==> flow/design.v <==
module rad4_exact(
    input [31:0] x,
    input [10:0] y,
    output [31:0] p
    );
    wire [2:0] sign_factor;
    wire [32:0] PP_2;
    wire [32:0] PP_1;
    wire [32:0] PP_0;
    wire [2:0] tmp1;
    wire [2:0] tmp0;
    assign tmp1 = {y[10],y[10:9]}; 
    assign tmp0 = {y[1:0],1'b0};
    rad4_BE2 PP2_gen(
        .x1(tmp1),
        .y(x),
        .sign_factor(sign_factor[2]),
        .PP(PP_2)
        );
    rad4_BE2 PP1_gen(
        .x1(y[3:1]),
        .y(x),
        .sign_factor(sign_factor[1]),
        .PP(PP_1)
        );
    rad4_BE2 PP0_gen(
        .x1(tmp0),
        .y(x),
        .sign_factor(sign_factor[0]),
        .PP(PP_0)
        );
    PP_add2 Final(
        .sign_factor(sign_factor),
        .PP_2(PP_2),
        .PP_1(PP_1),
        .PP_0(PP_0),
        .p(p)
        );
endmodule
module rad4_BE2(
    input [2:0] x1,
    input [31:0] y,
    output sign_factor,
    output [32:0] PP
    );
    wire one, two, sign;
    code2 encode2_block(
        .one(one),
        .two(two),
        .sign(sign),
        .y2(x1[2]),
        .y1(x1[1]),
        .y0(x1[0])
        );
    wire [32:0] tmp1_pp; 
    assign tmp1_pp = {y[31],y};  
    wire [33:0] out1;
    assign out1[0] = sign;
    genvar i;
    generate
        for ( i = 0; i < 33; i = i+1 )
            begin : pp_rad4_first 
            product2 pp_pr(tmp1_pp[i],out1[i],one,two,sign,PP[i],out1[i+1]);
            end
    endgenerate
    assign sign_factor = sign;
endmodule
module code2(one,two,sign,y2,y1,y0);  
	input y2,y1,y0;                     
	output one,two,sign;                
	wire [1:0]k;                        
	xor x1(one,y0,y1);                  
	xor x2(k[1],y2,y1);                 
	not n1(k[0],one);                   
	and a1(two,k[0],k[1]);              
	assign sign=y2;                     
endmodule   
module product2(x1,x0,one,two,sign,p,i);
	input x1,x0,sign,one,two;
	output p,i;
	wire [1:0] k;
	xor xo1(i,x1,sign);
	and a1(k[1],i,one);
	and a0(k[0],x0,two);
	or o1(p,k[1],k[0]);
endmodule
module sgn_gen2(one,two,sign,sign_factor);
    input sign,one,two;
    output sign_factor;
    wire k;
    or o1(k,one,two);
    and a1(sign_factor,sign,k);
endmodule
module PP_add2(
    input [2:0] sign_factor,
    input [32:0] PP_2,
    input [32:0] PP_1,
    input [32:0] PP_0,
    output [31:0] p
    );
    wire [2:0] E_MSB;
    assign E_MSB[0] = ~ PP_0[32];
    assign E_MSB[1] = ~ PP_1[32];
    assign E_MSB[2] = ~ PP_2[32];
    wire [36:0] sum00_FA;
    wire [36:0] carry00_FA;
    wire [36:0] tmp001_FA;
    wire [36:0] tmp002_FA;
    wire [36:0] tmp003_FA;
    assign tmp001_FA = {E_MSB[0],{3{PP_0[32]}},PP_0};
    assign tmp002_FA = {E_MSB[1],PP_1[32],PP_1,sign_factor[2],sign_factor[0]};
    assign tmp003_FA = {PP_2[26:0],{7{sign_factor[2]}},sign_factor[2],{2{sign_factor[2]}}};
    genvar i001;
    generate
        for (i001 = 0; i001 < 37; i001 = i001 + 1)
            begin : pp_FAd200
            FAd2 pp_FAd2(tmp001_FA[i001],tmp002_FA[i001], tmp003_FA[i001], carry00_FA[i001],sum00_FA[i001]);
            end
    endgenerate
    wire [4:0] sum00_HA;
    wire [4:0] carry00_HA;
    wire [4:0] tmp001_HA;
    wire [4:0] tmp002_HA;
    assign tmp001_HA = {5{1'b1}};
    assign tmp002_HA = {PP_2[31:27]};
    genvar i002;
    generate
        for (i002 = 0; i002 < 5; i002 = i002 + 1)
            begin : pp_HAd200
            HAd2 pp_HAd2(tmp001_HA[i002],tmp002_HA[i002],carry00_HA[i002],sum00_HA[i002]);
            end
    endgenerate
    wire [41:0] tmp_sum;
    wire [41:0] tmp_add1;
    wire [41:0] tmp_add2;
    assign tmp_add1 = {sum00_HA[5:0],sum00_FA};
    assign tmp_add2 = {carry00_HA[4:0],carry00_FA,sign_factor[2]}; 
    assign tmp_sum = tmp_add1 + tmp_add2;
    assign p = tmp_sum[41:10];
endmodule
module FAd2(a,b,c,cy,sm);
	input a,b,c;
	output cy,sm;
	wire x,y,z;
	xor x1(x,a,b);
	xor x2(sm,x,c);
	and a1(y,a,b);
	and a2(z,x,c);
	or o1(cy,y,z);
endmodule 
module HAd2(a,b,cy,sm);
	input a,b;
	output cy,sm;
	xor x1(sm,a,b);
	and a1(cy,a,b);
endmodule 
module rad4_odd(
    input [31:0] x,
    input [10:0] y,
    output [31:0] p
    );
    wire [2:0] sign_factor;
    wire [32:0] PP_2;
    wire [32:0] PP_1;
    wire [32:0] PP_0;
    wire [2:0] tmp;
    assign tmp = {y[6:5],1'b0};
    rad4_BE PP2_gen(
        .x1(y[10:8]),
        .y(x),
        .sign_factor(sign_factor[2]),
        .PP(PP_2)
        );
    rad4_BE PP1_gen(
        .x1(y[4:2]),
        .y(x),
        .sign_factor(sign_factor[1]),
        .PP(PP_1)
        );
    rad4_BE PP0_gen(
        .x1(y[2:0]),
        .y(x),
        .sign_factor(sign_factor[0]),
        .PP(PP_0)
        );
    PP_add Final(
        .sign_factor(sign_factor),
        .PP_2(PP_2),
        .PP_1(PP_1),
        .PP_0(PP_0),
        .p(p)
        );
endmodule
module rad4_BE(
    input [2:0] x1,
    input [31:0] y,
    output sign_factor,
    output [32:0] PP
    );
    wire one, two, sign;
    code encode_block(
        .one(one),
        .two(two),
        .sign(sign),
        .y2(x1[2]),
        .y1(x1[1]),
        .y0(x1[0])
        );
    wire [32:0] tmp1_pp; 
    assign tmp1_pp = {y[31],y};  
    wire [33:0] out1;
    assign out1[0] = sign;
    genvar i;
    generate
        for ( i = 0; i < 33; i = i+1 )
            begin : pp_rad4_first 
            product pp_pr(tmp1_pp[i],out1[i],one,two,sign,PP[i],out1[i+1]);
            end
    endgenerate
    sgn_gen sign_gen(one,two,sign,sign_factor);
endmodule
module code(one,two,sign,y2,y1,y0);  
	input y2,y1,y0;                     
	output one,two,sign;                
	wire [1:0]k;                        
	xor x1(one,y0,y1);                  
	xor x2(k[1],y2,y1);                 
	not n1(k[0],one);                   
	and a1(two,k[0],k[1]);              
	assign sign=y2;                     
endmodule   
module product(x1,x0,one,two,sign,p,i);
	input x1,x0,sign,one,two;
	output p,i;
	wire [1:0] k;
	xor xo1(i,x1,sign);
	and a1(k[1],i,one);
	and a0(k[0],x0,two);
	or o1(p,k[1],k[0]);
endmodule
module sgn_gen(one,two,sign,sign_factor);
    input sign,one,two;
    output sign_factor;
    wire k;
    or o1(k,one,two);
    and a1(sign_factor,sign,k);
endmodule
module PP_add(
    input [2:0] sign_factor,
    input [32:0] PP_2,
    input [32:0] PP_1,
    input [32:0] PP_0,
    output [31:0] p
    );
    wire [2:0] E_MSB;
    assign E_MSB[0] = ~ PP_0[32];
    assign E_MSB[1] = ~ PP_1[32];
    assign E_MSB[2] = ~ PP_2[32];
    wire [36:0] sum00_FA;
    wire [36:0] carry00_FA;
    wire [36:0] tmp001_FA;
    wire [36:0] tmp002_FA;
    wire [36:0] tmp003_FA;
    assign tmp001_FA = {E_MSB[0],{3{PP_0[32]}},PP_0};
    assign tmp002_FA = {E_MSB[1],PP_1[32],PP_1,sign_factor[2],sign_factor[0]};
    assign tmp003_FA = {PP_2[28:0],{5{sign_factor[2]}},sign_factor[2],{2{sign_factor[2]}}};
    genvar i001;
    generate
        for (i001 = 0; i001 < 37; i001 = i001 + 1)
            begin : pp_fad00
            FAd pp_fad(tmp001_FA[i001],tmp002_FA[i001], tmp003_FA[i001], carry00_FA[i001],sum00_FA[i001]);
            end
    endgenerate
    wire [4:0] sum00_HA;
    wire [4:0] carry00_HA;
    wire [4:0] tmp001_HA;
    wire [4:0] tmp002_HA;
    assign tmp001_HA = {5{1'b1}};
    assign tmp002_HA = {PP_2[32],PP_2[32:29]};
    genvar i002;
    generate
        for (i002 = 0; i002 < 5; i002 = i002 + 1)
            begin : pp_had00
            HAd pp_had(tmp001_HA[i002],tmp002_HA[i002],carry00_HA[i002],sum00_HA[i002]);
            end
    endgenerate
    wire [41:0] tmp_sum;
    wire [41:0] tmp_add1;
    wire [41:0] tmp_add2;
    assign tmp_add1 = {sum00_HA[4:0],sum00_FA,1'b0};  
    assign tmp_add2 = {carry00_HA[3:0],carry00_FA,1'b0,1'b0};  
    assign tmp_sum = tmp_add1 + tmp_add2;
    assign p = tmp_sum[41:10];
endmodule
module FAd(a,b,c,cy,sm);
	input a,b,c;
	output cy,sm;
	wire x,y,z;
	xor x1(x,a,b);
	xor x2(sm,x,c);
	and a1(y,a,b);
	and a2(z,x,c);
	or o1(cy,y,z);
endmodule 
module HAd(a,b,cy,sm);
	input a,b;
	output cy,sm;
	xor x1(sm,a,b);
	and a1(cy,a,b);
endmodule 
module rad4_odd_trunc(
    input [31:0] x,
    input [10:0] y,
    output [31:0] p
    );
    wire [2:0] sign_factor;
    wire [32:0] PP_2;
    wire [32:0] PP_1;
    wire [32:0] PP_0;
    wire [2:0] tmp;
    assign tmp = {y[6:5],1'b0};
    rad4_BE5 PP2_gen(
        .x1(y[10:8]),
        .y(x),
        .sign_factor(sign_factor[2]),
        .PP(PP_2)
        );
    rad4_BE5 PP1_gen(
        .x1(y[8:6]),
        .y(x),
        .sign_factor(sign_factor[1]),
        .PP(PP_1)
        );
    rad4_BE5 PP0_gen(
        .x1(tmp),
        .y(x),
        .sign_factor(sign_factor[0]),
        .PP(PP_0)
        );
    PP_add5 Final(
        .sign_factor(sign_factor),
        .PP_2(PP_2),
        .PP_1(PP_1),
        .PP_0(PP_0),
        .p(p)
        );
endmodule
module rad4_BE5(
    input [2:0] x1,
    input [31:0] y,
    output sign_factor,
    output [32:0] PP
    );
    wire one, two, sign;
    code5 encode5_block(
        .one(one),
        .two(two),
        .sign(sign),
        .y2(x1[2]),
        .y1(x1[1]),
        .y0(x1[0])
        );
    wire [32:0] tmp1_pp; 
    assign tmp1_pp = {y[31],y};  
    wire [33:0] out1;
    assign out1[0] = sign;
    genvar i;
    generate
        for ( i = 0; i < 33; i = i+1 )
            begin : pp_rad4_first 
            product5 pp_pr(tmp1_pp[i],out1[i],one,two,sign,PP[i],out1[i+1]);
            end
    endgenerate
    sgn_gen5 sign_gen(one,two,sign,sign_factor);
endmodule
module code5(one,two,sign,y2,y1,y0);  
	input y2,y1,y0;                     
	output one,two,sign;                
	wire [1:0]k;                        
	xor x1(one,y0,y1);                  
	xor x2(k[1],y2,y1);                 
	not n1(k[0],one);                   
	and a1(two,k[0],k[1]);              
	assign sign=y2;                     
endmodule   
module product5(x1,x0,one,two,sign,p,i);
	input x1,x0,sign,one,two;
	output p,i;
	wire [1:0] k;
	xor xo1(i,x1,sign);
	and a1(k[1],i,one);
	and a0(k[0],x0,two);
	or o1(p,k[1],k[0]);
endmodule
module sgn_gen5(one,two,sign,sign_factor);
    input sign,one,two;
    output sign_factor;
    wire k;
    or o1(k,one,two);
    and a1(sign_factor,sign,k);
endmodule
module PP_add5(
    input [2:0] sign_factor,
    input [32:0] PP_2,
    input [32:0] PP_1,
    input [32:0] PP_0,
    output [31:0] p
    );
    wire [34:0] sum00_FA;
    wire [34:0] carry00_FA;
    wire [34:0] tmp001_FA;
    wire [34:0] tmp002_FA;
    wire [34:0] tmp003_FA;
    assign tmp001_FA = {{5{PP_0[32]}},PP_0[32:4],PP_0[2]};
    assign tmp002_FA = {{3{PP_1[32]}},PP_1[32:2],PP_1[0]};
    assign tmp003_FA = {PP_2[32],PP_2,sign_factor[1]};
    genvar i001;
    generate
        for (i001 = 0; i001 < 35; i001 = i001 + 1)
            begin : pp_FAd500
            FAd5 pp_FAd5(tmp001_FA[i001],tmp002_FA[i001], tmp003_FA[i001], carry00_FA[i001],sum00_FA[i001]);
            end
    endgenerate
    wire sum00_HA;
    wire carry00_HA;
    HAd5 pp_HAd500(PP_0[3],PP_1[1],carry00_HA,sum00_HA);
    wire sum10_FA;
    wire carry10_FA;
    FAd5 pp_FAd510(sum00_FA[1],carry00_HA,sign_factor[2],carry10_FA,sum10_FA);
    wire [32:0] sum10_HA;
    wire [32:0] carry10_HA;
    wire [32:0] tmp011_HA;
    wire [32:0] tmp012_HA;
    assign tmp011_HA = {sum00_FA[34:2]};
    assign tmp012_HA = {carry00_FA[33:1]};
    genvar i002;
    generate
        for (i002 = 0; i002 < 33; i002 = i002 + 1)
            begin : pp_HAd510
            HAd5 pp_FAd5(tmp011_HA[i002],tmp012_HA[i002], carry10_HA[i002],sum10_HA[i002]);
            end
    endgenerate
    wire [42:0] tmp_sum;
    wire [42:0] tmp_add1;
    wire [42:0] tmp_add2;
    assign tmp_add1 = {sum10_HA,sum10_FA,sum00_HA,sum00_FA[0],PP_0[1:0],5'b0};
    assign tmp_add2 = {carry10_HA[31:0],carry10_FA,1'b0,carry00_FA[0],2'b0,sign_factor[0],5'b0}; 
    assign tmp_sum = tmp_add1 + tmp_add2;
    assign p = {tmp_sum[41:10]};
endmodule
module FAd5(a,b,c,cy,sm);
	input a,b,c;
	output cy,sm;
	wire x,y,z;
	xor x1(x,a,b);
	xor x2(sm,x,c);
	and a1(y,a,b);
	and a2(z,x,c);
	or o1(cy,y,z);
endmodule 
module HAd5(a,b,cy,sm);
	input a,b;
	output cy,sm;
	xor x1(sm,a,b);
	and a1(cy,a,b);
endmodule 
module rad4_odd_trunc1(
    input [31:0] x,
    input [10:0] y,
    output [31:0] p
    );
    wire [2:0] sign_factor;
    wire [32:0] PP_2;
    wire [32:0] PP_1;
    wire [32:0] PP_0;
    wire [2:0] tmp;
    assign tmp = {y[6:5],1'b0};
    rad4_BE4 PP2_gen(
        .x1(y[10:8]),
        .y(x),
        .sign_factor(sign_factor[2]),
        .PP(PP_2)
        );
    rad4_BE4 PP1_gen(
        .x1(y[8:6]),
        .y(x),
        .sign_factor(sign_factor[1]),
        .PP(PP_1)
        );
    rad4_BE4 PP0_gen(
        .x1(tmp),
        .y(x),
        .sign_factor(sign_factor[0]),
        .PP(PP_0)
        );
    PP_add4 Final(
        .sign_factor(sign_factor),
        .PP_2(PP_2),
        .PP_1(PP_1),
        .PP_0(PP_0),
        .p(p)
        );
endmodule
module rad4_BE4(
    input [2:0] x1,
    input [31:0] y,
    output sign_factor,
    output [32:0] PP
    );
    wire one, two, sign;
    code4 encode4_block(
        .one(one),
        .two(two),
        .sign(sign),
        .y2(x1[2]),
        .y1(x1[1]),
        .y0(x1[0])
        );
    wire [32:0] tmp1_pp; 
    assign tmp1_pp = {y[31],y};  
    wire [33:0] out1;
    assign out1[0] = sign;
    genvar i;
    generate
        for ( i = 0; i < 33; i = i+1 )
            begin : pp_rad4_first 
            product4 pp_pr(tmp1_pp[i],out1[i],one,two,sign,PP[i],out1[i+1]);
            end
    endgenerate
    sgn_gen4 sign_gen(one,two,sign,sign_factor);
endmodule
module code4(one,two,sign,y2,y1,y0);  
	input y2,y1,y0;                     
	output one,two,sign;                
	wire [1:0]k;                        
	xor x1(one,y0,y1);                  
	xor x2(k[1],y2,y1);                 
	not n1(k[0],one);                   
	and a1(two,k[0],k[1]);              
	assign sign=y2;                     
endmodule   
module product4(x1,x0,one,two,sign,p,i);
	input x1,x0,sign,one,two;
	output p,i;
	wire [1:0] k;
	xor xo1(i,x1,sign);
	and a1(k[1],i,one);
	and a0(k[0],x0,two);
	or o1(p,k[1],k[0]);
endmodule
module sgn_gen4(one,two,sign,sign_factor);
    input sign,one,two;
    output sign_factor;
    wire k;
    or o1(k,one,two);
    and a1(sign_factor,sign,k);
endmodule
module PP_add4(
    input [2:0] sign_factor,
    input [32:0] PP_2,
    input [32:0] PP_1,
    input [32:0] PP_0,
    output [31:0] p
    );
    wire [34:0] sum00_FA;
    wire [34:0] carry00_FA;
    wire [34:0] tmp001_FA;
    wire [34:0] tmp002_FA;
    wire [34:0] tmp003_FA;
    assign tmp001_FA = {{5{PP_0[32]}},PP_0[32:4],PP_0[2]};
    assign tmp002_FA = {{3{PP_1[32]}},PP_1[32:2],PP_1[0]};
    assign tmp003_FA = {PP_2[32],PP_2,sign_factor[1]};
    genvar i001;
    generate
        for (i001 = 0; i001 < 35; i001 = i001 + 1)
            begin : pp_FAd400
            FAd4 pp_FAd4(tmp001_FA[i001],tmp002_FA[i001], tmp003_FA[i001], carry00_FA[i001],sum00_FA[i001]);
            end
    endgenerate
    wire sum00_HA;
    wire carry00_HA;
    HAd4 pp_HAd400(PP_0[3],PP_1[1],carry00_HA,sum00_HA);
    wire sum10_FA;
    wire carry10_FA;
    FAd4 pp_FAd410(sum00_FA[1],carry00_HA,sign_factor[2],carry10_FA,sum10_FA);
    wire [32:0] sum10_HA;
    wire [32:0] carry10_HA;
    wire [32:0] tmp011_HA;
    wire [32:0] tmp012_HA;
    assign tmp011_HA = {sum00_FA[34:2]};
    assign tmp012_HA = {carry00_FA[33:1]};
    genvar i002;
    generate
        for (i002 = 0; i002 < 33; i002 = i002 + 1)
            begin : pp_HAd410
            HAd4 pp_FAd4(tmp011_HA[i002],tmp012_HA[i002], carry10_HA[i002],sum10_HA[i002]);
            end
    endgenerate
    wire [42:0] tmp_sum;
    wire [42:0] tmp_add1;
    wire [42:0] tmp_add2;
    assign tmp_add1 = {sum10_HA,sum10_FA,sum00_HA,sum00_FA[0],PP_0[1:0],5'b0};
    assign tmp_add2 = {carry10_HA[31:0],carry10_FA,1'b0,carry00_FA[0],2'b0,sign_factor[0],5'b0}; 
    assign tmp_sum = tmp_add1 + tmp_add2;
    assign p = {tmp_sum[41:10]};
endmodule
module FAd4(a,b,c,cy,sm);
	input a,b,c;
	output cy,sm;
	wire x,y,z;
	xor x1(x,a,b);
	xor x2(sm,x,c);
	and a1(y,a,b);
	and a2(z,x,c);
	or o1(cy,y,z);
endmodule 
module HAd4(a,b,cy,sm);
	input a,b;
	output cy,sm;
	xor x1(sm,a,b);
	and a1(cy,a,b);
endmodule 
module fos_exact_v1(
    input [31:0] x_in,
    input [10:0] a1,
    input clk,
    input reset,
    output [31:0] y_out);
    wire signed [31:0] Data_feedforward;
    wire signed [31:0] Data_feedback;
    wire signed [31:0] sum0;
    reg signed  [31:0] Samples_in1; 
    reg signed  [31:0] Samples_in2; 
    reg signed  [31:0] Samples_out; 
    assign Data_feedforward = {Samples_in2}; 
    assign y_out = Samples_in1 - Data_feedforward - Data_feedback; 
    rad4_odd_trunc mult(Samples_out,a1,Data_feedback);
   always @ (posedge clk) 
   if(reset == 1) begin
         Samples_in1 <= 0; 
         Samples_in2 <= 0; 
         Samples_out <= 0; 
      end 
   else begin 
      Samples_in1 <= x_in; 
      Samples_in2 <= Samples_in1; 
      Samples_out <= y_out; 
   end 
endmodule
module fos_exact_v2(
    input [31:0] x_in,
    input [10:0] a1,
    input clk,
    input reset,
    output [31:0] y_out);
    wire signed [31:0] Data_feedforward;
    wire signed [31:0] Data_feedback;
    wire signed [31:0] sum0;
    reg signed  [31:0] Samples_in1; 
    reg signed  [31:0] Samples_in2; 
    reg signed  [31:0] Samples_out; 
    assign Data_feedforward = {Samples_in2}; 
    assign y_out = Samples_in1 - Data_feedforward - Data_feedback; 
    rad4_exact mult(Samples_out,a1,Data_feedback);
   always @ (posedge clk) 
   if(reset == 1) begin
         Samples_in1 <= 0; 
         Samples_in2 <= 0; 
         Samples_out <= 0; 
      end 
   else begin 
      Samples_in1 <= x_in; 
      Samples_in2 <= Samples_in1; 
      Samples_out <= y_out; 
   end 
endmodule
module fos_exact_v3(
    input [31:0] x_in,
    input [10:0] a1,
    input [10:0] b1,
    input clk,
    input reset,
    output [31:0] y_out);
    wire signed [31:0] Data_feedforward;
    wire signed [31:0] Data_feedback;
    wire signed [31:0] sum0;
    reg signed  [31:0] Samples_in1; 
    reg signed  [31:0] Samples_in2; 
    reg signed  [31:0] Samples_out; 
    assign y_out = Samples_in1 + Data_feedforward - Data_feedback; 
    rad4_odd_trunc1 mult(Samples_out,a1,Data_feedback);
    rad4_odd_trunc1 mult1(Samples_in2,b1,Data_feedforward);                     
   always @ (posedge clk) 
   if(reset == 1) begin
         Samples_in1 <= 0; 
         Samples_in2 <= 0; 
         Samples_out <= 0; 
      end 
   else begin 
      Samples_in1 <= x_in; 
      Samples_in2 <= Samples_in1; 
      Samples_out <= y_out; 
   end 
endmodule
module fos_exact_v4(
    input [31:0] x_in,
    input [10:0] a1,
    input clk,
    input reset,
    output [31:0] y_out);
    wire signed [31:0] Data_feedforward;
    wire signed [31:0] Data_feedback;
    wire signed [31:0] sum0;
    reg signed  [31:0] Samples_in1; 
    reg signed  [31:0] Samples_in2; 
    reg signed  [31:0] Samples_out; 
    assign y_out = Samples_in1 - Data_feedback; 
    rad4_odd mult(Samples_out,a1,Data_feedback);
   always @ (posedge clk) 
   if(reset == 1) begin
         Samples_in1 <= 0; 
         Samples_in2 <= 0; 
         Samples_out <= 0; 
      end 
   else begin 
      Samples_in1 <= x_in; 
      Samples_in2 <= Samples_in1; 
      Samples_out <= y_out; 
   end 
endmodule
`timescale 1ns / 10ps
module a_filter_approx(
    input [31:0] x_in,
    input clk,
    input [5:0] reset,
    output [31:0] y_out);
    wire [10:0] a1_1;
    wire [10:0] a1_2;
    wire [10:0] a1_3;
    wire [10:0] a1_4;
    wire [10:0] b1;
    assign a1_1 = -11'sd192;
    assign a1_2 = -11'sd1021;
    assign a1_3 = -11'sd928;
    assign a1_4 = -11'sd1010;
    assign b1 = 11'sd307;
    wire [31:0] y_1;
    wire [31:0] y_2;
    wire [31:0] y_3;
    wire [31:0] y_4;
    wire [31:0] y_5;
    fos_exact_v4 first_stage(x_in,a1_4,clk,reset[0],y_1);
    fos_exact_v3 second_stage(y_1,a1_3,b1,clk,reset[1],y_2);
    fos_exact_v2 third_stage(y_2,a1_2,clk,reset[2],y_3);
    fos_exact_v2 fourth_stage(y_3,a1_2,clk,reset[3],y_4);
    fos_exact_v1 fifth_stage(y_4,a1_1,clk,reset[4],y_5);
    fos_exact_v1 sixth_stage(y_5,a1_1,clk,reset[5],y_out);
endmodule
==> flow/run.sh <==
#!/bin/bash
# the make line also repeats each setting of config.mk as NAME=value (left out here)
make -C /OpenROAD-flow-scripts/flow DESIGN_CONFIG=/design/flow/config.mk WORK_HOME=/design/flow/orfs CLKGATE_MAP_FILE= finish
==> flow/config.mk <==
export PLATFORM = sky130hd
export DESIGN_NAME = a_filter_approx
export DESIGN_NICKNAME = a_filter_approx
export VERILOG_FILES = /design/flow/design.v
export SDC_FILE = /design/flow/constraint.sdc
export NUM_CORES = 4
export LEC_CHECK = 0
export CAP_MARGIN = 15
export CORE_MARGIN = 2
export CORE_UTILIZATION = 72
export SLEW_MARGIN = 20
==> flow/constraint.sdc <==
create_clock -name core_clock -period 5.99 [get_ports {clk}]
set_input_delay 1.1980 -clock core_clock [delete_from_list [all_inputs] [get_ports {clk}]]
set_output_delay 1.1980 -clock core_clock [all_outputs]
set_load 0.01 [all_outputs]
==> out/qor.txt, run 1 <==
Port bufs = 70
Grt total ovfl = 0
Crit-path leading delay family = AND-OR/OR-AND gates
Worst Hold Class = register to register
Fmax = 135 MHz
Total CTS buffers = 59
Cell count after placement = 6381
Post-synth top cells = inv_1 (944), ha_1 (650), nor2_1 (620)
# rows = 90
Number of enable flip-flop cells = 0
Diode count = 0
Finished Layout Cells = 6590
Fail Reasons = setup timing
Hold Fails Final Rpt = 0
Syn Inst Count = 5048
Fraction of registers with async set/reset = 0%
Top-area cell share = 24.9%
Critical path's slowest cell = fa_1
RR Startpoint = second_stage.Samples_out[3]
Die W = 251 um
Skew final = 0.0258 ns
WHS Endpoint = fifth_stage.Samples_in2[11]
# IOs = 71
Max-cap violation count = 0
# Cells Yosys = 5048
DR vias = 41400
DR WL/cell = 22.2 um
Reg2Reg Capture Point = second_stage.Samples_out[30]
Worst EP arrival = 6.19 ns
Fillers = 2244
DP Wirelength = 81900 um
Core Region = 60200 um^2
Worst slew margin = 21.2%
Area fraction in mux cells = 0.120%
Mapped cell area = 43800 um^2
Final Critical Period = 7.39 ns
First-pass detailed-route iteration total = 7
Pre-Place Util = 72.6%
Logic family by area = adder cells
Total Nets Final = 6737
Xor/xnor share = 7.39%
Iteration-0 DRC Markers = 3822
Number of warnings in the stage logs = 48
Total track usage = 37.2%
Final Setup Violations = 132
Worst setup startpoint = sixth_stage.Samples_out[11]
Buf+Inv Stages, Crit Path = 7
First-pass GRT wire length = 191000 um
Worst Reg2Reg Path Length in Cells = 32
Adder Share, Synth = 31.7%
Worst R2R Setup Slack = -0.74 ns
Worst skew pair latency = 0.66 ns
Outcome = failed layout checks
Hold Startpoint = fifth_stage.Samples_in1[11]
RePlAce Congestion = 0.943
Critical path class = register to primary output
Hold depth = 2
Vias per inst = 6.28
Antenna viol nets, final = 0
Main synth FF type = dfxtp_1
Number of nets at floorplan = 6024
Leading area contributor after synthesis = dfxtp_1
Largest net degree at the start of global routing = 97
Top cells by area = dfxtp_1 (25%), ha_1 (19%), fa_1 (13%), inv_1 (8.1%), nor2_1 (5.3%)
Yosys Chip Area = 43800 um^2
Worst setup path endpoint = y_out[27]
Worst setup margin = -1.40 ns
Critical Path Stages = 27
Complex Gates by Area = 14.4%
DP Area = 49700 um^2
Fin area = 55500 um^2
Die area = 62800 um^2
RSZ-0062 raised after global routing = yes
H-tree depth = 2
Hold Slack = 0.457 ns
Worst Tran Pin Value = 1.18 ns
CP max FO = 3
Final Max Slew Viols = 0
Clock transition at path regs = 0.06 ns
Sequential share of the synthesized area = 24.9%
Synth Warn # = 5
Cycle use final = 123%
Unique cell types = 77
Worst setup EP type = primary output
Worst path required time = 4.79 ns
Ys flops = 544
Initial antenna violation count = 0
Drt drc = 0
CTS tree = built
Peak per-stage delay on the critical path = 0.54 ns
Max clock buf depth = 3
Die height = 251 um
Simple share = 12.7%
Drt total wl = 146000 um
Top-count cell post-synth = inv_1
Area delta synth->final = 26.9%
Avg Inst Size Synth = 8.67 um^2
Root Driver = clkbuf_16
CTS sink cnt = 544
Critical path launch point type = register
Vias in the first global route = 39900
==> timing repair <==
item | CTS | global route
hold buffers | 0 | 0
gates resized | 373 | 386
pin swaps | 219 | 315
setup buffers | 58 | 62
setup endpoints to repair | 93 | 154
==> stage by stage <==
stage | TNS (ns) | utilization (%) | worst slack [ns]
floorplan | -0.0301 | - | -0.0154
global placement | -21.05 | 82.5 | -0.882
detailed placement | -30.25 | 82.5 | -0.991
CTS | -18.98 | 88.6 | -1.07
global route | -71.21 | 92.2 | -1.60
finish | -51.98 | 92.2 | -1.40
==> metal layers <==
metal / global-route usage [%] / part of all wire [%] / vias to the layer above
met5: 0 / 0 / -
met4: 19.0 / 9.0 / 0
met3: 4.69 / 7.9 / 1135
met2: 69.0 / 48 / 2717
met1: 41.8 / 35 / 19700
li1: - / - / 17900
==> area by class of cell <==
class / instances / area, um^2 / share of cell area, %
Inverter: 944 / 3550 / 6.39
Sequential cell: 544 / 10900 / 19.7
Timing Repair Buffer: 723 / 5570 / 10.0
Clock inverter: 37 / 514 / 0.926
Clock buffer: 71 / 1570 / 2.83
Multi-Input combinational cell: 3489 / 32400 / 58.4
Tap cell: 782 / 978 / 1.76
==> inputs of run 2 (changes only) <==
CAP_MARGIN = 0   (was 15)
CORE_ASPECT_RATIO = 0.86   (was unset)
CTS_CLUSTER_DIAMETER = 91   (was unset)
PLACE_DENSITY = 0.4   (was unset)
clock period = 6.64 ns   (was 5.99 ns; I/O delays follow)
==> run 2 against run 1 <==
Against the previous run:
- the layout still fails its checks (setup timing)
- via count down 12%
- critical path type unchanged
- die area hardly changed
- critical path depth decreased by 3
- global-route usage is 3.1 points lower
==> out/qor.txt, run 2 <==
Clock transition at path regs = 0.07 ns
Skew final = 0.0365 ns
DR WL/cell = 18.3 um
Root Driver = clkbuf_16
Outcome = failed layout checks
Ys flops = 544
DP Wirelength = 80000 um
Hold Startpoint = fourth_stage.Samples_in1[6]
Post-synth top cells = inv_1 (944), ha_1 (650), nor2_1 (620)
Largest net degree at the start of global routing = 97
Pre-CTS setup slack = -0.850 ns
Storage cell area = 10900 um^2
DR vias = 36500
Synth Warn # = 5
Drt drc = 0
Worst setup path endpoint = y_out[31]
CP max FO = 3
Most used cell along the critical path = ha_4
Total Nets Final = 6432
Die area = 62800 um^2
Total track usage = 34.1%
Diode count = 0
Fraction of registers with async set/reset = 0%
# Cells Yosys = 5048
Top-count cell post-synth = inv_1
Number of nets at floorplan = 6024
Sequential share of the synthesized area = 24.9%
CP Cell Sequence = inv_1 > ha_4 > ha_4 > ha_4 > a211o_1 > o32ai_4 > o311a_1 > o21ai_2 > a311o_1 > a221o_1 > buf_4 > nand3_2 > a31oi_2 > xnor2_1 > fa_1 > inv_1 > ha_2 > or3_1 > a211o_1 > o211ai_1 > buf_4 > a21oi_4 > xnor3_1 > buf_2
Total CTS buffers = 56
First-pass detailed-route iteration total = 8
Number of enable flip-flop cells = 0
Yosys Chip Area = 43800 um^2
Top cells by area = dfxtp_1 (25%), ha_1 (19%), fa_1 (13%), inv_1 (8.1%), nor2_1 (5.3%)
# IOs = 71
Syn Inst Count = 5048
Initial antenna violation count = 0
Worst setup margin = -0.809 ns
Logic family by area = adder cells
Worst slew margin = 27.5%
Crit-path leading delay family = AND-OR/OR-AND gates
Area delta synth->final = 18.0%
Critical path launch point type = register
Worst setup startpoint = sixth_stage.Samples_out[6]
Worst Tran Pin Value = 1.09 ns
Final Max Slew Viols = 0
Hold Buf Count CTS = 0
Cell count after placement = 6152
Final Critical Period = 7.45 ns
Vias in the first global route = 36300
Max-cap violation count = 0
Finished Layout Cells = 6306
Iteration-0 DRC Markers = 2578
Hold Slack = 0.448 ns
Unique cell types = 77
Worst skew pair latency = 0.63 ns
Die W = 270 um
Main synth FF type = dfxtp_1
Reg2Reg Capture Point = third_stage.Samples_in1[29]
Hold depth = 2
Critical path class = register to primary output
Fail Reasons = setup timing
Logic area = 31000 um^2
Core Region = 59900 um^2
Peak per-stage delay on the critical path = 0.49 ns
Worst Hold Class = register to register
CTS tree = built
Worst EP arrival = 6.12 ns
Setup TNS Final = -13.51 ns
Leading area contributor after synthesis = dfxtp_1
Hold Fails Final Rpt = 0
Worst Reg2Reg Path Length in Cells = 33
First-pass GRT wire length = 175000 um
Final Setup Violations = 39
Critical path's slowest cell = fa_1
Number of warnings in the stage logs = 47
Xor/xnor share = 7.39%
WHS Endpoint = fourth_stage.Samples_in2[6]
Max clock buf depth = 3
Grt total ovfl = 0
Fillers = 3338
Vias per inst = 5.79
RR Startpoint = second_stage.Samples_out[8]
Port bufs = 70
Mapped cell area = 43800 um^2
Worst setup EP type = primary output
Top-area cell share = 24.9%
Fmax = 134 MHz
H-tree depth = 2
Antenna viol nets, final = 0
Cycle use final = 112%
# rows = 83
RSZ-0062 raised after global routing = yes
RePlAce Congestion = 0.966
Simple share = 12.7%
CTS sink cnt = 544
Avg Inst Size Synth = 8.67 um^2
Complex Gates by Area = 14.4%
Drt total wl = 115000 um
Die height = 233 um
Critical Path Stages = 24
Area fraction in mux cells = 0.120%
Buf+Inv Stages, Crit Path = 5
Adder Share, Synth = 31.7%
Worst path required time = 5.31 ns
Pre-Place Util = 73.0%
Worst R2R Setup Slack = -0.31 ns
run 2: timing repair:
action,CTS,global route
resized,220,235
setup endpoints to repair,52,80
pin swaps,109,161
buffers inserted,30,29
hold endpoints to repair,0,0
run 2: routing by layer:
metal  GRT usage [%]  part of all wire, %
met5               0                    0
met4            15.4                  5.7
met3            4.26                  5.4
met2            60.4                   49
met1            41.7                   40
run 2: through the flow:
stage	utilization, %	instance area (um^2)
5_1_grt	86.1	51600
6_report	86.1	51600
4_1_cts	83.8	50200
2_1_floorplan	-	43800
3_5_place_dp	79.1	47400
3_3_place_gp	79.1	47400
run 2: final cells by class:
cell class	count	area share, %
clock inverters	35	0.773
repair buffers	421	6.37
clock buffers	66	2.88
multi-input cells	3489	60.0
inverters	944	6.88
flip-flops and latches	544	21.1
well taps	807	1.96
==> inputs of run 3 (changes only) <==
CAP_MARGIN = 30   (was 0)
CORE_ASPECT_RATIO = 1.41   (was 0.86)
CORE_UTILIZATION = 56   (was 72)
CTS_CLUSTER_DIAMETER = unset   (was 91)
MIN_ROUTING_LAYER = met2   (was unset)
PLACE_DENSITY = 0.62   (was 0.4)
SLEW_MARGIN = 25   (was 20)
clock period = 14.7 ns   (was 6.64 ns; I/O delays follow)
==> run 3 against run 2 <==
Against the previous run:
- the run now finishes clean
- critical path depth is 1 higher
- count of clock-buffer cells in the layout is 16 higher
- final area shrank 7.3%
- global-route usage rose by 6.9 points
- sequential share of layout area increased by 1.6 points
- critical path type unchanged
- sequential cell count did not move
- routed wire length decreased by 7.8%
- first-iteration DRC count rose to 3.3 times the previous value
- core utilization down 24 points
==> out/qor.txt, run 3 <==
Buf+Inv Stages, Crit Path = 3
Avg Inst Size Synth = 8.67 um^2
RSZ-0062 raised after global routing = no
Peak per-stage delay on the critical path = 0.58 ns
Total Nets Final = 6097
Leading area contributor after synthesis = dfxtp_1
Worst Tran Pin Value = 1.01 ns
Ys flops = 544
Critical path launch point type = register
Hold Buf Count CTS = 0
CTS resizes = 0
Drt drc = 0
Final Max Slew Viols = 0
Worst slew margin = 31.8%
Final Critical Period = 10.38 ns
RePlAce Congestion = 1.04
Total CTS buffers = 59
Fin area = 47800 um^2
Simple share = 12.7%
Most used cell along the critical path = a21oi_1
DR vias = 46500
RR Startpoint = fifth_stage.Samples_out[6]
# Cells Yosys = 5048
Area delta synth->final = 9.34%
Xor/xnor share = 7.39%
Outcome = timing/DRC/antenna clean
Worst R2R Setup Slack = 6.81 ns
Unique cell types = 77
Hold Slack = 0.441 ns
Worst Hold Class = register to register
Pre-Place Util = 56.6%
Finished Layout Cells = 6241
Max-cap violation count = 0
Hold Fails Final Rpt = 0
Crit-path leading delay family = AND-OR/OR-AND gates
First-pass GRT wire length = 170000 um
Logic family by area = adder cells
CP max FO = 6
DP Area = 45600 um^2
Synth Warn # = 5
Total track usage = 41.0%
Adder Share, Synth = 31.7%
Iteration-0 DRC Markers = 8632
DP Wirelength = 83600 um
Syn Inst Count = 5048
CTS tree = built
Largest net degree at the start of global routing = 70
Fmax = 96.3 MHz
Die area = 80400 um^2
Setup TNS Final = 0 ns
Worst setup path endpoint = y_out[31]
Post-synth top cells = inv_1 (944), ha_1 (650), nor2_1 (620)
Die height = 336 um
Grt total ovfl = 0
Critical Path Stages = 25
Number of warnings in the stage logs = 43
Critical path's slowest cell = o31ai_1
Number of enable flip-flop cells = 0
Hold depth = 2
Vias in the first global route = 47900
# IOs = 71
Worst Reg2Reg Path Length in Cells = 29
Critical path class = register to primary output
Complex Gates by Area = 14.4%
Top cells by area = dfxtp_1 (25%), ha_1 (19%), fa_1 (13%), inv_1 (8.1%), nor2_1 (5.3%)
Drt total wl = 106000 um
Post-CTS setup buffers = 0
DR WL/cell = 17.0 um
Cycle use final = 70.6%
Die W = 239 um
CTS sink cnt = 544
Final Setup Violations = 0
WHS Endpoint = second_stage.Samples_in2[0]
Top-area cell share = 24.9%
Hold Startpoint = second_stage.Samples_in1[0]
Core Region = 77400 um^2
H-tree depth = 2
Skew final = 0.0259 ns
Worst setup EP type = primary output
Main synth FF type = dfxtp_1
Reg2Reg Capture Point = sixth_stage.Samples_in1[31]
Vias per inst = 7.45
# rows = 121
First-pass detailed-route iteration total = 9
Sequential share of the synthesized area = 24.9%
Yosys Chip Area = 43800 um^2
Top-count cell post-synth = inv_1
Worst setup startpoint = sixth_stage.Samples_out[4]
Worst skew pair latency = 0.67 ns
Area fraction in mux cells = 0.120%
Mapped cell area = 43800 um^2
Worst EP arrival = 7.44 ns
Initial antenna violation count = 4
Port bufs = 70
Root Driver = clkbuf_16
Number of nets at floorplan = 6024
Fraction of registers with async set/reset = 0%
Max clock buf depth = 3
Cell count after placement = 6103
Fillers = 7080
Worst path required time = 11.76 ns
Antenna viol nets, final = 0
Clock transition at path regs = 0.07 ns
## run 3: metrics by stage
| stage | setup WS, ns | util [%] |
|---|---|---|
| after floorplan | 6.47 | - |
| after global placement | 5.00 | 58.9 |
| after detailed placement | 4.99 | 58.9 |
| after CTS | 4.26 | 61.7 |
| after global routing | 3.78 | 61.8 |
| final | 4.32 | 61.8 |
## run 3: area by class of cell
| class | count | area (um^2) | share of cell area, % |
|---|---|---|---|
| repair buffers | 83 | 837 | 1.75 |
| inverters | 944 | 3540 | 7.41 |
| clock buffers | 82 | 1700 | 3.54 |
| flip-flops and latches | 544 | 10900 | 22.8 |
| multi-input cells | 3489 | 29100 | 60.8 |
| clock inverters | 29 | 433 | 0.905 |
| well taps | 1045 | 1310 | 2.73 |
| diodes | 25 | 62.6 | 0.131 |
## run 3: routing by layer
metal / global-route usage, % / vias up / share of wire (%) / wire length, um
met5: 2.73 / - / 0.055 / 58
met4: 8.95 / 4 / 13 / 13700
met3: 41.4 / 1361 / 29 / 30400
met2: 59.5 / 11500 / 58 / 62100
met1: - / 17100 / 0 / 0
li1: - / 16600 / - / -
==> inputs of run 4 (changes only) <==
ABC_AREA = 1   (was unset)
CAP_MARGIN = 25   (was 30)
CELL_PAD_IN_SITES_DETAIL_PLACEMENT = 1   (was unset)
CORE_ASPECT_RATIO = 0.74   (was 1.41)
CORE_MARGIN = 8   (was 2)
CORE_UTILIZATION = 43   (was 56)
CTS_CLUSTER_DIAMETER = 308   (was unset)
CTS_CLUSTER_SIZE = 57   (was unset)
GPL_ROUTABILITY_DRIVEN = 0   (was unset)
MAX_ROUTING_LAYER = met5   (was unset)
PLACE_DENSITY = unset   (was 0.62)
PLACE_DENSITY_LB_ADDON = 0.06   (was unset)
SETUP_SLACK_MARGIN = 0.36   (was unset)
SLEW_MARGIN = 35   (was 25)
TNS_END_PERCENT = 25   (was unset)
clock period = 8.47 ns   (was 14.7 ns; I/O delays follow)
==> run 4 against run 3 <==
Against the previous run:
- the flow now stops in global routing (5_1_grt)
- synthesized area increased by 16%
- synthesized cell count increased by 39%
- die area increased by 60%
==> out/qor.txt, run 4 <==
Grt total ovfl = 7
Pre-CTS setup slack = 1.24 ns
Pre-Place Util = 43.2%
Core Region = 117000 um^2
CTS resizes = 0
Adder Share, Synth = 27.4%
Leading area contributor after synthesis = dfxtp_1
Die W = 415 um
DP Wirelength = 152000 um
Max clock buf depth = 3
Xor/xnor share = 6.61%
Hold Buf Count CTS = 0
CTS sink cnt = 544
Unique cell types = 60
Complex Gates by Area = 12.3%
Simple share = 20.4%
Top-count cell post-synth = inv_1
H-tree depth = 1
Main synth FF type = dfxtp_1
Outcome = aborted with a tool error
Cell count after placement = 8546
Number of nets at floorplan = 7970
Stage reached = global routing (5_1_grt)
Die area = 129000 um^2
# rows = 108
Root Driver = clkbuf_16
Mapped cell area = 50600 um^2
Post-CTS setup buffers = 0
# IOs = 71
First Error = [ERROR GRT-0116] Global routing finished with congestion. Check the congestion regions in the DRC Viewer.
Top cells by area = dfxtp_1 (22%), ha_1 (16%), fa_1 (11%), inv_1 (11%), nor2_1 (7.8%)
Post-synth top cells = inv_1 (1507), nor2_1 (1046), nand2_1 (990)
Logic family by area = adder cells
Ys flops = 544
Total track usage = 44.5%
Synth Warn # = 5
Yosys Chip Area = 50600 um^2
Total CTS buffers = 13
Syn Inst Count = 6994
Fraction of registers with async set/reset = 0%
Sequential share of the synthesized area = 21.5%
Top-area cell share = 21.5%
Die height = 311 um
# Cells Yosys = 6994
Port bufs = 70
Area fraction in mux cells = 0%
Avg Inst Size Synth = 7.23 um^2
DP Area = 53000 um^2
Number of enable flip-flop cells = 0
## run 4: layer usage
| metal | global-route usage (%) | GRT overflow |
|---|---|---|
| met5 | 42.5 | 1 |
| met4 | 7.39 | 0 |
| met3 | 68.6 | 6 |
| met2 | 44.2 | 0 |
| met1 | - | - |
==> inputs of run 5 (changes only) <==
ABC_AREA = 0   (was 1)
CAP_MARGIN = 20   (was 25)
CELL_PAD_IN_SITES_DETAIL_PLACEMENT = unset   (was 1)
CORE_ASPECT_RATIO = unset   (was 0.74)
CORE_MARGIN = 2   (was 8)
CORE_UTILIZATION = 29   (was 43)
CTS_CLUSTER_DIAMETER = unset   (was 308)
CTS_CLUSTER_SIZE = 69   (was 57)
GPL_ROUTABILITY_DRIVEN = 1   (was 0)
HOLD_SLACK_MARGIN = 0.01   (was unset)
MAX_ROUTING_LAYER = unset   (was met5)
MIN_ROUTING_LAYER = unset   (was met2)
PLACE_DENSITY_LB_ADDON = 0.27   (was 0.06)
SETUP_SLACK_MARGIN = -0.89   (was 0.36)
SLEW_MARGIN = 20   (was 35)
TNS_END_PERCENT = 100   (was 25)
clock period = 15.6 ns   (was 8.47 ns; I/O delays follow)
==> run 5 against run 4 <==
Against the previous run:
- the run now finishes clean
- synthesized area fell by 14%
- synthesized cell count fell by 28%
- die area rose by 19%
==> out/qor.txt, run 5 <==
Leading area contributor after synthesis = dfxtp_1
Diode count = 0
Die area = 154000 um^2
CTS resizes = 0
Peak per-stage delay on the critical path = 0.50 ns
Total Nets Final = 6094
Worst path required time = 12.48 ns
DR WL/cell = 12.9 um
Worst Reg2Reg Path Length in Cells = 30
Hold depth = 2
Synth Warn # = 5
Critical path class = register to primary output
# rows = 142
Avg Inst Size Synth = 8.67 um^2
Setup TNS Final = 0 ns
Unique cell types = 77
RR Startpoint = second_stage.Samples_out[3]
Pre-Place Util = 29.2%
Buf+Inv Stages, Crit Path = 3
Antenna viol nets, final = 0
Post-CTS setup buffers = 0
Area delta synth->final = 12.0%
DP Wirelength = 75700 um
Max clock buf depth = 3
Complex Gates by Area = 14.4%
Worst EP arrival = 7.11 ns
Simple share = 12.7%
Mapped cell area = 43800 um^2
Root Driver = clkbuf_16
Worst setup path endpoint = y_out[31]
Total CTS buffers = 67
Max-cap violation count = 0
WHS Endpoint = third_stage.Samples_in2[20]
Number of nets at floorplan = 6024
Hold Fails Final Rpt = 0
Critical Path Stages = 25
Ys flops = 544
Crit-path leading delay family = AND-OR/OR-AND gates
Worst setup EP type = primary output
RePlAce Congestion = 0.850
Fraction of registers with async set/reset = 0%
Drt drc = 0
CP max FO = 6
Top cells by area = dfxtp_1 (25%), ha_1 (19%), fa_1 (13%), inv_1 (8.1%), nor2_1 (5.3%)
Top-area cell share = 24.9%
Sequential share of the synthesized area = 24.9%
Skew final = 0.0386 ns
Worst slew margin = 28.8%
Clock transition at path regs = 0.06 ns
Die height = 392 um
Total track usage = 12.3%
CTS sink cnt = 544
Fin area = 49000 um^2
H-tree depth = 3
Cycle use final = 65.6%
Most used cell along the critical path = a21oi_1
CTS tree = built
Reg2Reg Capture Point = third_stage.Samples_in1[31]
Drt total wl = 92800 um
Largest net degree at the start of global routing = 97
Worst R2R Setup Slack = 8.11 ns
Vias per inst = 4.43
Main synth FF type = dfxtp_1
# Cells Yosys = 5048
Number of warnings in the stage logs = 43
Critical path's slowest cell = o31ai_1
Fmax = 97.8 MHz
Syn Inst Count = 5048
Hold Slack = 0.450 ns
Hold Startpoint = third_stage.Samples_in1[20]
Hold Buf Count CTS = 0
RSZ-0062 raised after global routing = no
Core Region = 150000 um^2
Iteration-0 DRC Markers = 1057
First-pass GRT wire length = 157000 um
Port bufs = 70
Worst setup startpoint = sixth_stage.Samples_out[4]
Xor/xnor share = 7.39%
Area fraction in mux cells = 0.120%
First-pass detailed-route iteration total = 5
Final Setup Violations = 0
Final core utilization = 32.7%
Worst skew pair latency = 0.66 ns
DR vias = 31900
Outcome = timing/DRC/antenna clean
Worst Tran Pin Value = 1.07 ns
Post-synth top cells = inv_1 (944), ha_1 (650), nor2_1 (620)
Final Max Slew Viols = 0
Vias in the first global route = 32300
# IOs = 71
Final Critical Period = 10.23 ns
Die W = 392 um
Logic family by area = adder cells
Yosys Chip Area = 43800 um^2
Worst Hold Class = register to register
Grt total ovfl = 0
Fillers = 15800
Adder Share, Synth = 31.7%
Number of enable flip-flop cells = 0
Initial antenna violation count = 1
DP Area = 46700 um^2
Top-count cell post-synth = inv_1
Critical path launch point type = register
-- run 5: metrics by stage --
step,setup slack [ns],instances
2_1_floorplan,7.19,5048
3_3_place_gp,6.03,7064
3_5_place_dp,6.04,7064
4_1_cts,5.30,7183
5_1_grt,4.82,7184
6_report,5.37,7184
-- run 5: layer usage --
metal / up-vias / share of wire, % / routed length, um / GRT usage (%)
met1: 14700 / 47 / 44000 / 15.5
met2: 342 / 48 / 44300 / 21.8
met3: 109 / 2.9 / 2700 / 1.93
li1: 16700 / - / - / -
met4: 2 / 1.9 / 1750 / 2.96
met5: - / 0.011 / 10 / 0
-- run 5: final cells by class --
type                       instances  area (um^2)  area share (%)
sequential                       544        10900            22.2
inverter                         944         3540            7.23
clock buffer                      87         1850            3.78
clock inverter                    32          403           0.822
tap                             2016         2520            5.15
timing repair buffer              72          721            1.47
multi-input combinational       3489        29100            59.3
==> inputs of run 6 (changes only) <==
ABC_AREA = 1   (was 0)
CELL_PAD_IN_SITES_DETAIL_PLACEMENT = 1   (was unset)
CELL_PAD_IN_SITES_GLOBAL_PLACEMENT = 3   (was unset)
CORE_ASPECT_RATIO = 0.51   (was unset)
CORE_MARGIN = 4   (was 2)
CORE_UTILIZATION = 34   (was 29)
CTS_CLUSTER_DIAMETER = 146   (was unset)
CTS_CLUSTER_SIZE = 76   (was 69)
GPL_ROUTABILITY_DRIVEN = unset   (was 1)
GPL_TIMING_DRIVEN = 1   (was unset)
HOLD_SLACK_MARGIN = unset   (was 0.01)
MIN_ROUTING_LAYER = met2   (was unset)
PLACE_DENSITY_LB_ADDON = unset   (was 0.27)
SETUP_SLACK_MARGIN = unset   (was -0.89)
SLEW_MARGIN = 0   (was 20)
TNS_END_PERCENT = unset   (was 100)
clock period = 10.0 ns   (was 15.6 ns; I/O delays follow)
==> run 6 against run 5 <==
Against the previous run:
- the run now fails in global routing (5_1_grt)
- synthesized area grew 16%
- die area up 0.89%
- synthesized cell count increased by 39%
==> out/qor.txt, run 6 <==
CTS resizes = 0
Core Region = 147000 um^2
Die area = 155000 um^2
Top-area cell share = 21.5%
# rows = 100
Xor/xnor share = 6.61%
Number of enable flip-flop cells = 0
Die height = 283 um
Hold Buf Count CTS = 0
Logic family by area = adder cells
Post-CTS setup buffers = 0
Yosys Chip Area = 50600 um^2
Syn Inst Count = 6994
Sequential share of the synthesized area = 21.5%
Outcome = aborted with a tool error
Unique cell types = 60
Fraction of registers with async set/reset = 0%
Die W = 548 um
Mapped cell area = 50600 um^2
Number of nets at floorplan = 7970
Grt total ovfl = 3
Max clock buf depth = 3
Top-count cell post-synth = inv_1
Root Driver = clkbuf_16
Area fraction in mux cells = 0%
Main synth FF type = dfxtp_1
Simple share = 20.4%
Avg Inst Size Synth = 7.23 um^2
Pre-Place Util = 34.5%
Stage reached = global routing (5_1_grt)
RePlAce Congestion = 1.02
Total CTS buffers = 14
Adder Share, Synth = 27.4%
Post-synth top cells = inv_1 (1507), nor2_1 (1046), nand2_1 (990)
Top cells by area = dfxtp_1 (22%), ha_1 (16%), fa_1 (11%), inv_1 (11%), nor2_1 (7.8%)
# Cells Yosys = 6994
First Error = [ERROR GRT-0116] Global routing finished with congestion. Check the congestion regions in the DRC Viewer.
CTS sink cnt = 544
Synth Warn # = 5
Total track usage = 46.1%
DP Wirelength = 188000 um
Port bufs = 70
Leading area contributor after synthesis = dfxtp_1
H-tree depth = 1
Ys flops = 544
# IOs = 71
Complex Gates by Area = 12.3%
==> run 6: through the flow <==
step           setup slack [ns]  std cells  instance area, um^2  utilization [%]
2_1_floorplan              3.83       6994                50600                -
3_3_place_gp               1.61       8997                53500             36.5
3_5_place_dp               1.74       8997                53500             36.5
4_1_cts                   0.872       9020                54200             36.9
==> run 6: per-layer routing <==
layer / overflow / track usage (%)
met5: 0 / 56.4
met4: 0 / 6.89
met3: 3 / 78.9
met2: 0 / 38.2
met1: - / -
==> inputs of run 7 (changes only) <==
CELL_PAD_IN_SITES_DETAIL_PLACEMENT = unset   (was 1)
CELL_PAD_IN_SITES_GLOBAL_PLACEMENT = unset   (was 3)
CORE_ASPECT_RATIO = unset   (was 0.51)
CORE_MARGIN = 2   (was 4)
CORE_UTILIZATION = 65   (was 34)
CTS_CLUSTER_DIAMETER = unset   (was 146)
CTS_CLUSTER_SIZE = 85   (was 76)
GPL_TIMING_DRIVEN = unset   (was 1)
MIN_ROUTING_LAYER = unset   (was met2)
SETUP_SLACK_MARGIN = -0.16   (was unset)
SLEW_MARGIN = 20   (was 0)
clock period = 5.35 ns   (was 10.0 ns; I/O delays follow)
==> run 7 against run 6 <==
Against the previous run:
- the flow again stops in global routing (5_1_grt)
- die area decreased by 48%
- synthesized area unchanged
- synthesized cell count unchanged
==> out/qor.txt, run 7 <==
Pre-CTS setup slack = -0.972 ns
Complex Gates by Area = 12.3%
# IOs = 71
Unique cell types = 60
DP Area = 57000 um^2
Number of nets at floorplan = 7970
# Cells Yosys = 6994
Synth Warn # = 5
Sequential share of the synthesized area = 21.5%
Cell count after placement = 8672
Post-synth top cells = inv_1 (1507), nor2_1 (1046), nand2_1 (990)
Total CTS buffers = 61
Mapped cell area = 50600 um^2
Outcome = aborted with a tool error
Xor/xnor share = 6.61%
CTS sink cnt = 544
DP Wirelength = 131000 um
Die height = 283 um
Syn Inst Count = 6994
Simple share = 20.4%
Core Region = 77200 um^2
Die area = 80100 um^2
Top cells by area = dfxtp_1 (22%), ha_1 (16%), fa_1 (11%), inv_1 (11%), nor2_1 (7.8%)
Number of enable flip-flop cells = 0
Top-count cell post-synth = inv_1
Top-area cell share = 21.5%
RePlAce Congestion = 1.04
Root Driver = clkbuf_16
First Error = [ERROR GRT-0232] Routing congestion too high. Check the congestion heatmap in the GUI.
Adder Share, Synth = 27.4%
Ys flops = 544
# rows = 102
Die W = 283 um
Fraction of registers with async set/reset = 0%
Hold Buf Count CTS = 0
Main synth FF type = dfxtp_1
Max clock buf depth = 3
Avg Inst Size Synth = 7.23 um^2
Port bufs = 70
Pre-Place Util = 65.5%
Logic family by area = adder cells
Grt total ovfl = 14
H-tree depth = 2
Leading area contributor after synthesis = dfxtp_1
Yosys Chip Area = 50600 um^2
Stage reached = global routing (5_1_grt)
Total track usage = 65.5%
Area fraction in mux cells = 0%
-- run 7: per-layer routing --
layer  track usage (%)  overflow
met4              53.3         6
met2              81.3         4
met1              69.6         2
met5              32.0         0
met3              50.3         2
-- run 7: timing repair --
item                                    CTS
endpoints found under the setup margin   40
pin swaps                               207
gates resized                           593
buffers inserted                         91
==> inputs of run 8 (changes only) <==
CORE_UTILIZATION = 72   (was 65)
CTS_CLUSTER_DIAMETER = 234   (was unset)
CTS_CLUSTER_SIZE = unset   (was 85)
PLACE_DENSITY = 0.77   (was unset)
SETUP_SLACK_MARGIN = unset   (was -0.16)
clock period = 6.33 ns   (was 5.35 ns; I/O delays follow)
==> run 8 against run 7 <==
Against the previous run:
- the run again fails in global routing (5_1_grt)
- die area fell by 9.6%
- synthesized cell count did not move
- synthesized area did not move
==> out/qor.txt, run 8 <==
Sequential share of the synthesized area = 21.5%
Main synth FF type = dfxtp_1
# rows = 97
Outcome = aborted with a tool error
DP Wirelength = 126000 um
Simple share = 20.4%
Top cells by area = dfxtp_1 (22%), ha_1 (16%), fa_1 (11%), inv_1 (11%), nor2_1 (7.8%)
Core Region = 69800 um^2
Unique cell types = 60
Leading area contributor after synthesis = dfxtp_1
Number of enable flip-flop cells = 0
Cell count after placement = 8028
Ys flops = 544
First Error = [ERROR GRT-0232] Routing congestion too high. Check the congestion heatmap in the GUI.
Fraction of registers with async set/reset = 0%
Yosys Chip Area = 50600 um^2
# Cells Yosys = 6994
Post-synth top cells = inv_1 (1507), nor2_1 (1046), nand2_1 (990)
RePlAce Congestion = 1.04
Total track usage = 70.7%
Xor/xnor share = 6.61%
Area fraction in mux cells = 0%
Adder Share, Synth = 27.4%
Root Driver = clkbuf_16
Logic family by area = adder cells
Pre-Place Util = 72.5%
H-tree depth = 2
Total CTS buffers = 59
Die area = 72400 um^2
Die W = 269 um
Avg Inst Size Synth = 7.23 um^2
DP Area = 52800 um^2
# IOs = 71
Number of nets at floorplan = 7970
Synth Warn # = 5
Port bufs = 70
Max clock buf depth = 3
Top-count cell post-synth = inv_1
Stage reached = global routing (5_1_grt)
CTS sink cnt = 544
Die height = 269 um
Complex Gates by Area = 12.3%
Grt total ovfl = 210
Top-area cell share = 21.5%
Syn Inst Count = 6994
Mapped cell area = 50600 um^2
==> run 8: per-stage QoR <==
| stage | hold slack [ns] | setup WS (ns) |
|---|---|---|
| after CTS | 0.434 | -0.0373 |
| after detailed placement | 0.429 | -0.140 |
| after global placement | 0.421 | -0.137 |
| after floorplan | 0.414 | 0.897 |
==> run 8: layer usage <==
metal / overflow / global-route usage (%)
met1: 30 / 76.4
met2: 85 / 84.7
met3: 24 / 57.6
met4: 64 / 54.0
met5: 7 / 40.7
==> run 8: what timing repair did <==
| action | CTS |
|---|---|
| pin swaps | 77 |
| buffers inserted | 23 |
| hold buffers | 0 |
| setup endpoints to repair | 27 |
| gates resized | 301 |
==> inputs of run 9 (changes only) <==
ABC_AREA = unset   (was 1)
CAP_MARGIN = 25   (was 20)
CORE_UTILIZATION = 40   (was 72)
CTS_CLUSTER_DIAMETER = 386   (was 234)
GPL_ROUTABILITY_DRIVEN = 0   (was unset)
GPL_TIMING_DRIVEN = 1   (was unset)
MIN_ROUTING_LAYER = met1   (was unset)
PLACE_DENSITY = unset   (was 0.77)
SETUP_SLACK_MARGIN = -0.27   (was unset)
TNS_END_PERCENT = 65   (was unset)
clock period = 14.5 ns   (was 6.33 ns; I/O delays follow)
==> run 9 against run 8 <==
Against the previous run:
- synthesized area shrank 14%
- die area increased by 55%
- synthesized cell count decreased by 28%
- now clean on timing, DRC and antenna
==> out/qor.txt, run 9 <==
Worst Hold Class = register to register
Vias in the first global route = 32100
Worst setup path endpoint = y_out[31]
Skew final = 0.0388 ns
Cell count after placement = 6465
Max-cap violation count = 0
Pre-Place Util = 40.3%
Fraction of registers with async set/reset = 0%
Clock transition at path regs = 0.06 ns
Main synth FF type = dfxtp_1
Crit-path leading delay family = AND-OR/OR-AND gates
Fmax = 98.4 MHz
DR WL/cell = 13.8 um
Reg2Reg Capture Point = third_stage.Samples_in1[31]
Worst R2R Setup Slack = 7.10 ns
Max clock buf depth = 3
Outcome = timing/DRC/antenna clean
Iteration-0 DRC Markers = 1380
Adder Share, Synth = 31.7%
RR Startpoint = second_stage.Samples_out[3]
Unique cell types = 77
Final core utilization = 44.2%
Complex Gates by Area = 14.4%
Leading area contributor after synthesis = dfxtp_1
Area fraction in mux cells = 0.120%
H-tree depth = 2
CTS sink cnt = 544
Post-synth top cells = inv_1 (944), ha_1 (650), nor2_1 (620)
Hold Slack = 0.454 ns
Worst setup EP type = primary output
Finished Layout Cells = 6581
CTS tree = built
Hold Buf Count CTS = 0
Worst Tran Pin Value = 1.06 ns
Yosys Chip Area = 43800 um^2
Syn Inst Count = 5048
Number of warnings in the stage logs = 43
Storage cell area = 10900 um^2
Pre-CTS setup slack = 5.08 ns
Die area = 112000 um^2
Fillers = 10800
Final Setup Violations = 0
Simple share = 12.7%
Most used cell along the critical path = a21oi_1
Critical path launch point type = register
Number of nets at floorplan = 6024
Logic family by area = adder cells
Ys flops = 544
Critical path class = register to primary output
Critical Path Stages = 25
CP max FO = 6
Vias per inst = 4.90
Drt drc = 0
Top-count cell post-synth = inv_1
Hold Fails Final Rpt = 0
Worst Reg2Reg Path Length in Cells = 30
Core Region = 109000 um^2
Hold depth = 2
Initial antenna violation count = 0
First-pass GRT wire length = 155000 um
Sequential share of the synthesized area = 24.9%
Logic area = 29100 um^2
Worst setup margin = 4.34 ns
Die W = 335 um
Total CTS buffers = 60
Worst EP arrival = 7.26 ns
Post-CTS setup buffers = 0
Area delta synth->final = 9.73%
Critical path's slowest cell = o31ai_1
Port bufs = 70
Top-area cell share = 24.9%
Worst slew margin = 28.5%
Largest net degree at the start of global routing = 97
Xor/xnor share = 7.39%
Total Nets Final = 6093
Setup TNS Final = 0 ns
Synth Warn # = 5
Number of enable flip-flop cells = 0
Worst setup startpoint = sixth_stage.Samples_out[4]
Worst skew pair latency = 0.68 ns
Grt total ovfl = 0
# Cells Yosys = 5048
Mapped cell area = 43800 um^2
# rows = 121
Buf+Inv Stages, Crit Path = 3
Final Max Slew Viols = 0
DR vias = 32300
Cycle use final = 70.1%
Antenna viol nets, final = 0
Die height = 335 um
RSZ-0062 raised after global routing = no
DP Wirelength = 74300 um
Worst path required time = 11.60 ns
Avg Inst Size Synth = 8.67 um^2
WHS Endpoint = fifth_stage.Samples_in2[19]
Final Critical Period = 10.16 ns
CTS resizes = 0
Peak per-stage delay on the critical path = 0.58 ns
Top cells by area = dfxtp_1 (25%), ha_1 (19%), fa_1 (13%), inv_1 (8.1%), nor2_1 (5.3%)
Root Driver = clkbuf_16
# IOs = 71
Hold Startpoint = fifth_stage.Samples_in1[19]
Drt total wl = 90900 um
First-pass detailed-route iteration total = 5
Diode count = 0
Total track usage = 16.6%
run 9: routing by layer:
| layer | track usage (%) | vias to the layer above | wire length (um) |
|---|---|---|---|
| met5 | 0 | - | 0 |
| li1 | - | 16600 | - |
| met3 | 1.75 | 111 | 2430 |
| met4 | 3.93 | 0 | 1800 |
| met2 | 29.2 | 371 | 43400 |
| met1 | 21.7 | 15100 | 43200 |
run 9: layout make-up:
class / count / share of cell area (%)
clock buffer: 74 / 3.36
timing repair buffer: 78 / 1.72
inverter: 944 / 7.38
multi-input combinational: 3489 / 60.5
sequential: 544 / 22.7
clock inverter: 38 / 0.651
tap: 1414 / 3.68
run 9: metrics by stage:
stage          area, um^2
2_1_floorplan       43800
3_3_place_gp        46000
3_5_place_dp        46000
4_1_cts             47900
5_1_grt             48000
6_report            48000
